## sample_dsp
module sample_dsp(
	input         clk_20M,
	input         rst_n,
	input         WR,
	input         RD,
	input         CS0,
	input  [7:0]  DSP_Add,
	input  [15:0] DSP_Data_in,
	output [15:0] DSP_Data_out,
	output        DSP_Data_oe,
	input  [6:0]  chAn,
	input  [6:0]  chBn,
	input  [15:0] data_in,
	input         busy0,
	output [3:0]  LED,
	output        cs0_n,
	output        cs1_n,
	output        convst,
	output        enc_rst
);
For scale: about 4000 cells after synthesis, roughly 600 flip-flops, about 85 I/O pins, ~31000 um2 of cells after synthesis.
clock: 2.46 ns
lec_check: 0
abc_area: 1
cap_margin: 5
cell_pad_in_sites_global_placement: 0
core_margin: 2
core_utilization: 72
cts_cluster_size: 15
gpl_routability_driven: 0
gpl_timing_driven: 1
place_density_lb_addon: 0.05
slew_margin: 20
tns_end_percent: 70
run.sh (not shown) runs the stock make flow with config.mk's settings and CLKGATE_MAP_FILE=.
The starting point completed and failed the layout checks on setup timing.
Next try:
ABC_AREA = not set   (was 1)
CAP_MARGIN = 20   (was 5)
CELL_PAD_IN_SITES_GLOBAL_PLACEMENT = not set   (was 0)
CORE_UTILIZATION = 25   (was 72)
CTS_CLUSTER_SIZE = not set   (was 15)
GPL_ROUTABILITY_DRIVEN = not set   (was 0)
GPL_TIMING_DRIVEN = not set   (was 1)
PLACE_DENSITY_LB_ADDON = not set   (was 0.05)
TNS_END_PERCENT = not set   (was 70)
clock period = 4.43 ns   (was 2.46 ns; I/O delays follow)
=> The new run finished with timing, DRC and antenna clean; global-route usage shrinks by 26 points; synthesized cell count decreases by 32%; die area grows to 2.8 times its value.
Next try:
CAP_MARGIN = 5   (was 20)
CORE_UTILIZATION = 72   (was 25)
CTS_CLUSTER_DIAMETER = 88   (was not set)
PLACE_DENSITY = 0.67   (was not set)
SETUP_SLACK_MARGIN = 0.88   (was not set)
clock period = 3.56 ns   (was 4.43 ns; I/O delays follow)
Result: With this change the flow completed, yet does not pass: setup timing; global-route usage is higher by 29 points; total power rises by a quarter to a third; via count increases by about a fifth; cell area goes up by a few percent; flip-flop count does not change.
Next try:
CAP_MARGIN = 20   (was 5)
CELL_PAD_IN_SITES_DETAIL_PLACEMENT = 1   (was not set)
CORE_UTILIZATION = 40   (was 72)
CTS_CLUSTER_DIAMETER = not set   (was 88)
PLACE_DENSITY = not set   (was 0.67)
SETUP_SLACK_MARGIN = not set   (was 0.88)
SLEW_MARGIN = 5   (was 20)
clock period = 5.0 ns   (was 3.56 ns; I/O delays follow)
The changed run finished clean.
Sequential share of layout area came out higher by 3.0 points.
Final area came out lower by 7.1%.
First-iteration DRC count came out lower by 57%.
Via count came out lower by 14%.
Synthesized cell count stays the same.

* * *

== run A ==
sample_dsp again, from the RTL that the note above started with.
export LEC_CHECK = 0
export CAP_MARGIN = 20
export CELL_PAD_IN_SITES_GLOBAL_PLACEMENT = 0
export CORE_MARGIN = 2
export CORE_UTILIZATION = 61
export GPL_ROUTABILITY_DRIVEN = 1
export GPL_TIMING_DRIVEN = 1
export PLACE_DENSITY = 0.6
export SETUP_SLACK_MARGIN = -0.39
export SLEW_MARGIN = 20
export TNS_END_PERCENT = 5
create_clock -name core_clock -period 4.58 [get_ports {clk_20M}]
Here is what was changed in the inputs of run B compared with run A.
Settings: changing CORE_UTILIZATION from 61 to 60; changing GPL_ROUTABILITY_DRIVEN from 1 to 0; changing SETUP_SLACK_MARGIN from -0.39 to 1.23; removing PLACE_DENSITY (formerly 0.6); setting PLACE_DENSITY_LB_ADDON to 0.11 for the first time; changing TNS_END_PERCENT from 5 to 70; changing the clock period (ns, I/O delays scaled along) from 4.58 to 4.64.
## What came out
- The data arrival time of the critical path reported for run B is smaller than that of run A by 0.64 ns.
- Going from run A to run B, average size of a mapped cell level; design area went up by 1200 µm².
- Global-route usage for run B: 1.1 points down relative to run A
- Number of levels in the clock H-tree (run B over run A): decrease, 1
- Final worst slack was lower in run A than in run B.
- Taking run A as the reference point, the buffer-and-inverter tally for the worst setup path of run B rises by 1.
- Relative to run A, detailed-routing wirelength on met1 has gone down in run B.
> inputs changed (run B -> run C)
Settings: swapping 1.23 for -0.14 in SETUP_SLACK_MARGIN; putting ABC_AREA at 1 where nothing was set; putting CTS_CLUSTER_DIAMETER at 346 where nothing was set; swapping 60 for 72 in CORE_UTILIZATION; swapping 4.64 for 2.46 in the clock period (ns, I/O delays scaled along).
--- outcome ---
- Run C: all stages done; final checks FAILED (setup timing).
- In terms of arithmetic-cell share of the synthesized area counting full adders, half adders and majority gates, run B and run C differ only marginally.
- In the final reports, the cell area of run C is larger than that of run B.
- For area of combinational cells with multiple inputs, dividing the value from run C by the value from run B gives 0.947.
- | length of routed met3 wiring | lower: run B |
- The lower placement row count came out of run C.
- Diff run B -> run C: portion of total power attributed to combinational logic down 1.9 points, chip area in the Yosys report increased 2.5%, worst setup slack went down.

* * *

## run 1
Starting RTL as in the previous note.
==> flow/design.v (excerpt) <==
module sample_dsp(
	input         clk_20M,
	input         rst_n,
	input         WR,
	input         RD,
	input         CS0,
	input  [7:0]  DSP_Add,
	input  [15:0] DSP_Data_in,
	output [15:0] DSP_Data_out,
	output        DSP_Data_oe,
	input  [6:0]  chAn,
	input  [6:0]  chBn,
	input  [15:0] data_in,
	input         busy0,
	output [3:0]  LED,
	output        cs0_n,
	output        cs1_n,
	output        convst,
	output        enc_rst
);
Settings: LEC_CHECK=0, CAP_MARGIN=20, CELL_PAD_IN_SITES_GLOBAL_PLACEMENT=2, CORE_MARGIN=6, CORE_UTILIZATION=40, CTS_CLUSTER_SIZE=80, PLACE_DENSITY_LB_ADDON=0.03, SLEW_MARGIN=20; clock period 5.0 ns.
Here is what was changed in the inputs of run 2 compared with run 1.
Settings: CORE_MARGIN: 6 -> 3; CELL_PAD_IN_SITES_GLOBAL_PLACEMENT: 2 -> unset; CORE_UTILIZATION: 40 -> 55; CTS_CLUSTER_SIZE: 80 -> unset; SLEW_MARGIN: 20 -> 15; CTS_CLUSTER_DIAMETER: unset -> 349; CELL_PAD_IN_SITES_DETAIL_PLACEMENT: unset -> 1; PLACE_DENSITY_LB_ADDON: 0.03 -> unset; GPL_ROUTABILITY_DRIVEN: unset -> 0; MAX_ROUTING_LAYER: unset -> met4; GPL_TIMING_DRIVEN: unset -> 0.
- In the metrics for run 2 and run 1, the one carrying the higher total length of routed wires is run 2.
- Taking run 1 as the reference, in run 2 overall power consumption now larger; critical path depth now smaller; final area comparable; growth of design area from synthesis to finish comparable; well-tap cell count now smaller.
- Changes observed in run 2 relative to run 1: CTS buffer count lost 4, clock period minus final worst setup slack picked up an extra 0.46 ns, highest attainable clock frequency fell 9.6%, register-to-register slack -0.42 ns.
diff inputs: run 2 => run 3
Settings: CORE_MARGIN now 2, was 3; CELL_PAD_IN_SITES_DETAIL_PLACEMENT now 2, was 1; SLEW_MARGIN now 20, was 15; CORE_UTILIZATION now 21, was 55; SETUP_SLACK_MARGIN now 0.12, previously not set; MAX_ROUTING_LAYER no longer set, was met4; CTS_CLUSTER_DIAMETER no longer set, was 349; the clock period (ns, I/O delays scaled along) now 5.87, was 5.0.
### Flow results
Going from run 2 to run 3, non-clock buffer count shrank slightly. Compared with run 2, run 3 is more frugal on power. As of run 3, met2 wirelength from detailed routing had risen by more than a quarter compared to run 2. | arrival time of the worst setup path | run 3 vs run 2 | 0.59 ns higher |. On run 3: proportion of power drawn by the clock network is 0.8 points higher than what run 2 gave. Compare run 3 and run 2 | ratio of routed vias to standard cells higher: run 2. Setup slack: run 3 more than run 2. Where first-iteration DRC count is concerned, run 2 is better than run 3. Placed instance count in run 3 is about 33% above run 2. Between run 3 and run 2, the footprint of the multi-input gates does not differ in any meaningful way.

* * *

== wip/nickel ==
Starting RTL as in the previous note.
make LEC_CHECK=0 ABC_AREA=0 CAP_MARGIN=10 CELL_PAD_IN_SITES_DETAIL_PLACEMENT=2 CELL_PAD_IN_SITES_GLOBAL_PLACEMENT=3 CORE_ASPECT_RATIO=1.82 CORE_MARGIN=5 CORE_UTILIZATION=50 CTS_CLUSTER_SIZE=54 GPL_ROUTABILITY_DRIVEN=1 GPL_TIMING_DRIVEN=0 HOLD_SLACK_MARGIN=0.26 MAX_ROUTING_LAYER=met4 PLACE_DENSITY_LB_ADDON=0.11 SLEW_MARGIN=20 TNS_END_PERCENT=70 finish   # period 7.88 ns
What ended wip/nickel was a tool error in 5_1_grt; the run never finished.
The following lists how wip/juniper was set up differently from wip/nickel:
Settings: changing ABC_AREA from 0 to 1; changing CELL_PAD_IN_SITES_GLOBAL_PLACEMENT from 3 to 1; changing SLEW_MARGIN from 20 to 25; changing CTS_CLUSTER_SIZE from 54 to 36.
--- outcome ---
- The runs compared here, wip/nickel and wip/juniper, all ended either early or with open violations.
- For wip/nickel, the top logic cell family in the synthesized netlist was multiplexers, unlike wip/juniper, where it was simple AND/OR/NAND/NOR gates.
- Die area delta for wip/juniper relative to wip/nickel: 1600 sq um higher
- Compared with wip/nickel, in wip/juniper horizontal die size went up by about 1.2%, xor and xnor area share after synthesis went down by 1.1 points, synthesized chip area reported by yosys went up by 2.5%.
The inputs of wip/willow differ from those of wip/juniper as listed below.
Settings: swapping 25 for 30 in SLEW_MARGIN; clearing CTS_CLUSTER_SIZE, which used to be 36; clearing GPL_ROUTABILITY_DRIVEN, which used to be 1; clearing CORE_ASPECT_RATIO, which used to be 1.82; swapping 10 for 20 in CAP_MARGIN; swapping 2 for 1 in CELL_PAD_IN_SITES_DETAIL_PLACEMENT; swapping 50 for 55 in CORE_UTILIZATION; swapping 5 for 3 in CORE_MARGIN; clearing HOLD_SLACK_MARGIN, which used to be 0.26; clearing TNS_END_PERCENT, which used to be 70; clearing CELL_PAD_IN_SITES_GLOBAL_PLACEMENT, which used to be 1; clearing ABC_AREA, which used to be 1; clearing PLACE_DENSITY_LB_ADDON, which used to be 0.11; swapping 7.88 for 5.0 in the clock period (ns, I/O delays scaled along).
Results
- Re synthesis area per yosys: wip/willow is about 2.4% down on wip/juniper.
- No final results exist for wip/juniper, since it was stopped by error DPL-0033 during 3_5_place_dp.
- wip/willow finished all stages; the layout is clean.
- [compare] base=wip/juniper new=wip/willow: xor/xnor cell area share of the yosys netlist picked up an extra 1.1 points, synthesized area has decreased, number of nets in the synthesized netlist now sits lower, cell count listed in synth_stat.txt moved down, die width moved up.
- Of wip/willow and wip/juniper, the lower die size belongs to wip/willow.
What wip/pepper does differently from wip/willow at the input level:
Settings: MAX_ROUTING_LAYER no longer set, was met4; CTS_CLUSTER_DIAMETER now 397, previously not set; CORE_MARGIN now 2, was 3; CELL_PAD_IN_SITES_DETAIL_PLACEMENT no longer set, was 1; PLACE_DENSITY now 0.39, previously not set; SLEW_MARGIN now 20, was 30; GPL_TIMING_DRIVEN no longer set, was 0; CORE_UTILIZATION now 72, was 55; the clock period (ns, I/O delays scaled along) now 4.04, was 5.0.
Notes after the runs:
Synthesis-to-layout area growth | wip/pepper below wip/willow
Per the comparison of wip/pepper with wip/willow, portion of the layout cell area used by non-clock buffers lost 0.22 points; via count of the first global-routing pass saw a decrease; met3 capacity usage during global routing higher; share of total power in the clock network went down by 1.0 points; non-clock buffer count saw a decrease.
wip/pepper and wip/willow ended up with nearly the same multiplexer share of the synthesized area.
Looking at sequential share of layout area, wip/pepper sits 0.57 points above wip/willow.
Compared with wip/willow, wip/pepper shows a lower clock-buffer cell count.
Lower pre-CTS setup slack among wip/pepper and wip/willow: wip/willow
Edits applied to the flow inputs when going from wip/pepper to wip/umber:
Settings: putting PLACE_DENSITY_LB_ADDON at 0.29 where nothing was set; clearing PLACE_DENSITY, which used to be 0.39; swapping 397 for 211 in CTS_CLUSTER_DIAMETER; putting ABC_AREA at 1 where nothing was set; putting CTS_CLUSTER_SIZE at 15 where nothing was set; swapping 4.04 for 2.46 in the clock period (ns, I/O delays scaled along).
Findings:
[flow] wip/umber | stages: complete | final checks: fail | reason: setup timing. wip/umber and wip/pepper ended up with nearly the same clock skew. Final-stage net count: lower on wip/pepper. The met2 demand-to-capacity share in global routing was comparable across wip/umber and wip/pepper. Sort wip/umber and wip/pepper by final instance count without filler cells asc -> top: wip/pepper. Delta(area figure in the yosys stat output, wip/umber - wip/pepper) > 0. The mean instance size in the synthesized netlist in wip/umber was lower than what wip/pepper gave. Against wip/pepper, wip/umber comes in about 1.2% higher on height of the die. The number of gates given a new drive strength after cts number comes out higher for wip/umber vs wip/pepper. Number of tap cells added at floorplan up 46 in wip/umber wrt wip/pepper. For the clock insertion delay at the later pin of the skew report, wip/umber came in 30 ps lower than wip/pepper did.
[inputs] wip/garnet vs wip/umber
Settings: a deleted CTS_CLUSTER_SIZE that had been 15; a change of CORE_UTILIZATION from 72 to 40; a deleted CTS_CLUSTER_DIAMETER that had been 211; a deleted PLACE_DENSITY_LB_ADDON that had been 0.29; a deleted ABC_AREA that had been 1; a change of the clock period (ns, I/O delays scaled along) from 2.46 to 4.43.
## What came out
wip/garnet has completed all stages; timing, DRC and antenna checks passed.
Compare wip/garnet and wip/umber | fraction of area in registers lower: wip/umber
Top routing layer in use: met5 -> wip/garnet, met4 -> wip/umber
wip/garnet against wip/umber: worst slack after detailed placement increased by 530 ps relative to the old numbers; switching part of the total down 4.1 points; overall track demand over capacity in global routing lost 17 points.
Run comparison: wip/umber largest contributor to cell area by class logic gates; wip/garnet largest contributor to cell area by class flip-flops and latches

* * *

sample_dsp again, from the RTL that the note above started with.
make LEC_CHECK=0 CAP_MARGIN=15 CELL_PAD_IN_SITES_DETAIL_PLACEMENT=1 CORE_MARGIN=3 CORE_UTILIZATION=55 CTS_CLUSTER_DIAMETER=349 GPL_ROUTABILITY_DRIVEN=0 GPL_TIMING_DRIVEN=0 MAX_ROUTING_LAYER=met4 SLEW_MARGIN=10 finish   # period 5.0 ns
The starting point passed the timing, DRC and antenna checks.
Then changed:
- CAP_MARGIN: 15 -> 20
- CELL_PAD_IN_SITES_DETAIL_PLACEMENT: 1 -> not set
- CORE_MARGIN: 3 -> 2
- CORE_UTILIZATION: 55 -> 60
- CTS_CLUSTER_DIAMETER: 349 -> not set
- GPL_ROUTABILITY_DRIVEN: 0 -> not set
- GPL_TIMING_DRIVEN: 0 -> not set
- MAX_ROUTING_LAYER: met4 -> not set
- SLEW_MARGIN: 10 -> 20
- clock period: 5.0 -> 2.36 ns (I/O delays scaled with it)
With this change the flow produced a layout that fails on setup timing.
Synthesized area does not change.
Power rises by 110%.
Cell count grows by 10%.
Die area goes down by 9.7%.
Setup slack is worse by 1300 ps.
Global-route usage shrinks by 1.6 points.
Then changed:
- ABC_AREA: not set -> 1
- CORE_ASPECT_RATIO: not set -> 0.69
- CORE_UTILIZATION: 60 -> 72
- CTS_CLUSTER_DIAMETER: not set -> 394
- CTS_CLUSTER_SIZE: not set -> 99
- SETUP_SLACK_MARGIN: not set -> 0.3
- clock period: 2.36 -> 2.1 ns (I/O delays scaled with it)
The new run did not get past global routing (5_1_grt) (DPL-0038).
Synthesized cell count went up by 47%.
Synthesized area rose by 2.5%.
Die size went down by 14%.
Then changed:
- CAP_MARGIN: 20 -> 5
- CORE_ASPECT_RATIO: 0.69 -> not set
- CTS_CLUSTER_DIAMETER: 394 -> 88
- CTS_CLUSTER_SIZE: 99 -> not set
- PLACE_DENSITY: not set -> 0.67
- SETUP_SLACK_MARGIN: 0.3 -> -0.29
- clock period: 2.1 -> 3.13 ns (I/O delays scaled with it)
What happened:
- The changed run finished with timing, DRC and antenna clean
- die area barely changes
- synthesized cell count stays the same
- synthesized area stays the same

* * *

== north ==
Starting RTL as in the previous note.
Settings: LEC_CHECK=0, CAP_MARGIN=20, CELL_PAD_IN_SITES_GLOBAL_PLACEMENT=0, CORE_MARGIN=2, CORE_UTILIZATION=58, GPL_ROUTABILITY_DRIVEN=1, GPL_TIMING_DRIVEN=1, PLACE_DENSITY=0.6, SETUP_SLACK_MARGIN=1.2, SLEW_MARGIN=20, TNS_END_PERCENT=70; clock period 4.58 ns.
north finished all stages; the layout is clean.
Input-level comparison between south and north:
- SETUP_SLACK_MARGIN now -0.09, was 1.2
- ABC_AREA now 0, previously not set
- TNS_END_PERCENT no longer set, was 70
- CORE_UTILIZATION now 71, was 58
- PLACE_DENSITY_LB_ADDON now 0.1, previously not set
- PLACE_DENSITY no longer set, was 0.6
- MIN_ROUTING_LAYER now met1, previously not set
- GPL_ROUTABILITY_DRIVEN now 0, was 1
- the clock period (ns, I/O delays scaled along) now 2.9, was 4.58
Findings:
south ran in full, but the layout does not pass; the checks complain about negative setup slack. north went all the way through synthesis, placement and routing and the layout is clean on timing, DRC and antenna. In the tables for south and north, first-pass GRT wire length reads higher with south. Per the comparison of south with north, cell area climbed 0.0035 mm²; power per unit of standard cell area saw an increase; die area decreased by 18% relative to the old numbers; sequential cell area fraction in the yosys report essentially unchanged; effective utilization at floorplan went up 13 points. Peak supply drop delta for south relative to north: about 80% higher. For south, the kind of path behind the tightest hold check was input pin to flop, unlike north, where it was input pin to async pin. Non-clock buffer instance count of the final layout grows by more than 100% when moving from north to south. north -> south: max-cap check violation count delta 0, exact match. south vs. north: final worst-path setup slack went down by 2.19 ns; largest fanout on the critical path decreased 28.
Setup changes, south to east
- PLACE_DENSITY_LB_ADDON removed (was 0.1)
- SETUP_SLACK_MARGIN removed (was -0.09)
- GPL_TIMING_DRIVEN removed (was 1)
- ABC_AREA removed (was 0)
- CTS_CLUSTER_SIZE newly set to 99
- CORE_UTILIZATION changed from 71 to 72
- CTS_CLUSTER_DIAMETER newly set to 394
- GPL_ROUTABILITY_DRIVEN removed (was 0)
- MIN_ROUTING_LAYER removed (was met1)
- CELL_PAD_IN_SITES_GLOBAL_PLACEMENT removed (was 0)
- the clock period (ns, I/O delays scaled along) changed from 2.9 to 2.1
## What came out
- Across south and east, no clean finish was achieved.
- From south to east, synthesized area per cell did not move at all.
- Delta (east minus south): number of buffers on the longest clock path level, summed instance area of the synthesized netlist level, area of the core moved down, instance area at placement moved up, synthesized netlist net count level.
- On HPWL after detailed placement, south beats east.
- Compared with south, east shows die area lower by 1.4%.
- From south to east the numbers moved as follows: gate count after technology mapping held, worst-case setup slack after placement shrank by 0.60 ns, clock buffer count from CTS lower.
For west, these inputs were changed with respect to east:
- ABC_AREA newly set to 1
- CAP_MARGIN changed from 20 to 5
- PLACE_DENSITY newly set to 0.67
- CTS_CLUSTER_DIAMETER changed from 394 to 368
- SETUP_SLACK_MARGIN newly set to -0.16
- CTS_CLUSTER_SIZE removed (was 99)
- the clock period (ns, I/O delays scaled along) changed from 2.1 to 2.46
The final report for west shows a completed flow and a layout that fails verification, specifically negative setup slack.
Comparing synthesized netlist cell count for east and west, the smaller number came from east.
Diff east -> west: die size picked up an extra about 2.4%; synthesized netlist net count picked up an extra about 44%; post-placement setup slack picked up an extra 1.10 ns; fraction of the core area occupied by cells at floorplan neither gained nor lost much.
Per the comparison of west with east, placeable core region grew by 2.5%; total setup buffers inserted after CTS shrank by 94; placement row count grew by 1.3%.
For east, the prevailing logic family in the synthesized netlist was multiplexers, unlike west, where it was simple AND/OR/NAND/NOR gates.
Higher post-cts resize count among east and west: east
Edits applied to the flow inputs when going from west to middle:
- swapping 368 for 399 in CTS_CLUSTER_DIAMETER
- swapping 5 for 20 in CAP_MARGIN
- clearing PLACE_DENSITY, which used to be 0.67
- putting CTS_CLUSTER_SIZE at 100 where nothing was set
- swapping -0.16 for 0.31 in SETUP_SLACK_MARGIN
- swapping 2.46 for 2.26 in the clock period (ns, I/O delays scaled along)
Findings:
global routing (5_1_grt): middle exited with error. Delta (middle minus west): area after synthesis flat, detailed-placement wirelength estimate rose 0.38%, number of CTS-inserted buffers now sits lower.
Power is estimated from default activity; no workload was simulated.
